## oak
## Sine_wave
module Sine_wave
    #(
        parameter DATA_WIDTH    = 12,
        parameter ANGLE_WIDTH   = 16
    )(
    input                       clk,
    input                       reset,
    input                       ce,
    input  [DATA_WIDTH:0]       ampl,  
    input  [ANGLE_WIDTH-1:0]    step,  
    output [DATA_WIDTH:0]    sin_wave,
    output [DATA_WIDTH:0]    cos_wave   
);
clock: 6.36 ns
lec_check: 0
cap_margin: 20
cell_pad_in_sites_detail_placement: 1
core_margin: 2
core_utilization: 40
cts_cluster_size: 41
gpl_routability_driven: 0
max_routing_layer: met4
min_routing_layer: met2
place_density_lb_addon: 0.16
setup_slack_margin: 1.16
slew_margin: 35
run.sh (not shown) runs the stock make flow with config.mk's settings and CLKGATE_MAP_FILE=.
Edits applied to the flow inputs when going from oak to pine:
Settings: removing MAX_ROUTING_LAYER (formerly met4); changing SLEW_MARGIN from 35 to 20; removing PLACE_DENSITY_LB_ADDON (formerly 0.16); removing CTS_CLUSTER_SIZE (formerly 41); removing MIN_ROUTING_LAYER (formerly met2); removing GPL_ROUTABILITY_DRIVEN (formerly 0); removing SETUP_SLACK_MARGIN (formerly 1.16); removing CELL_PAD_IN_SITES_DETAIL_PLACEMENT (formerly 1); changing the clock period (ns, I/O delays scaled along) from 6.36 to 3.1.
pine finished every stage; the final checks, however, were not passed, the failures being setup timing. The worst hold path class comes out in2reg in one run and reg2reg in the other, namely in pine and oak respectively. [compare] base=oak new=pine: final cell utilization of the core rose 12 points, area taken by flip-flops and latches shows an increase of 64 um2, final instance area rose by 14,000 um2, fraction of met1 tracks used by global routing rose by 24 points.
Input changes introduced in birch (baseline for comparison: pine):
Settings: a change of the clock period (ns, I/O delays scaled along) from 3.1 to 4.32.
==> results <==
birch: full flow OK, the timing, design-rule and antenna checks passed
As far as synthesized cell count goes, birch and pine are indistinguishable; the numbers are identical.
Looking at endpoint of the most critical setup path, the cos_wave[12] result is from birch; the cordic.genblk1[1].rotator.y_o[9] one comes from pine.
Diff pine -> birch: design area lost 14,000 um2, longest individual stage delay on the worst path shows an increase of 0.07 ns, logic share of the area shows an increase of 4.8 points, total CTS buffers fell 2.3%.
birch against pine: synthesized area per cell did not really move, final total negative setup slack climbed 6.68 ns, share of cell area taken by flip-flops and latches up 5.4 points.
### birch -> maple
Settings: an added PLACE_DENSITY of 0.66; a change of CORE_UTILIZATION from 40 to 72; an added CTS_CLUSTER_SIZE of 32; an added CTS_CLUSTER_DIAMETER of 358; a change of the clock period (ns, I/O delays scaled along) from 4.32 to 2.34.
Delta (maple minus birch): chip height went down; placeable core region went down 54,000 um2; die size fell 55,000 um2. maple | ERROR | 3_5_place_dp.

Starting RTL as in the previous note.
// Sine_wave
module Sine_wave
    #(
        parameter DATA_WIDTH    = 12,
        parameter ANGLE_WIDTH   = 16
    )(
    input                       clk,
    input                       reset,
    input                       ce,
    input  [DATA_WIDTH:0]       ampl,  
    input  [ANGLE_WIDTH-1:0]    step,  
    output [DATA_WIDTH:0]    sin_wave,
    output [DATA_WIDTH:0]    cos_wave   
);
==> flow/config.mk <==
export PLATFORM = sky130hd
export DESIGN_NAME = Sine_wave
export DESIGN_NICKNAME = Sine_wave
export VERILOG_FILES = /design/flow/design.v
export SDC_FILE = /design/flow/constraint.sdc
export NUM_CORES = 4
export LEC_CHECK = 0
export CAP_MARGIN = 0
export CELL_PAD_IN_SITES_DETAIL_PLACEMENT = 1
export CORE_MARGIN = 2
export CORE_UTILIZATION = 40
export CTS_CLUSTER_DIAMETER = 25
export GPL_ROUTABILITY_DRIVEN = 0
export GPL_TIMING_DRIVEN = 0
export HOLD_SLACK_MARGIN = 0.01
export MAX_ROUTING_LAYER = met5
export MIN_ROUTING_LAYER = met2
export SETUP_SLACK_MARGIN = 1.29
export SLEW_MARGIN = 30
export TNS_END_PERCENT = 20
==> flow/constraint.sdc <==
create_clock -name core_clock -period 4.37 [get_ports {clk}]
set_input_delay 0.8740 -clock core_clock [delete_from_list [all_inputs] [get_ports {clk}]]
set_output_delay 0.8740 -clock core_clock [all_outputs]
set_load 0.01 [all_outputs]
The first run did not get past global routing with GRT-0232.
==> next run, changes <==
- CAP_MARGIN: 0 -> 20
- CELL_PAD_IN_SITES_DETAIL_PLACEMENT: 1 -> unset
- CORE_UTILIZATION: 40 -> 72
- CTS_CLUSTER_DIAMETER: 25 -> unset
- CTS_CLUSTER_SIZE: unset -> 48
- GPL_ROUTABILITY_DRIVEN: 0 -> unset
- GPL_TIMING_DRIVEN: 0 -> unset
- HOLD_SLACK_MARGIN: 0.01 -> unset
- MAX_ROUTING_LAYER: met5 -> unset
- MIN_ROUTING_LAYER: met2 -> unset
- SETUP_SLACK_MARGIN: 1.29 -> 0.32
- SLEW_MARGIN: 30 -> 20
- TNS_END_PERCENT: 20 -> unset
- clock period: 4.37 -> 2.42 ns (I/O delays scaled with it)
=> The changed run never finished: it broke off in clock tree synthesis (DPL-0038). Synthesized cell count does not change. Die size decreases by well over a third. Area after synthesis does not change.
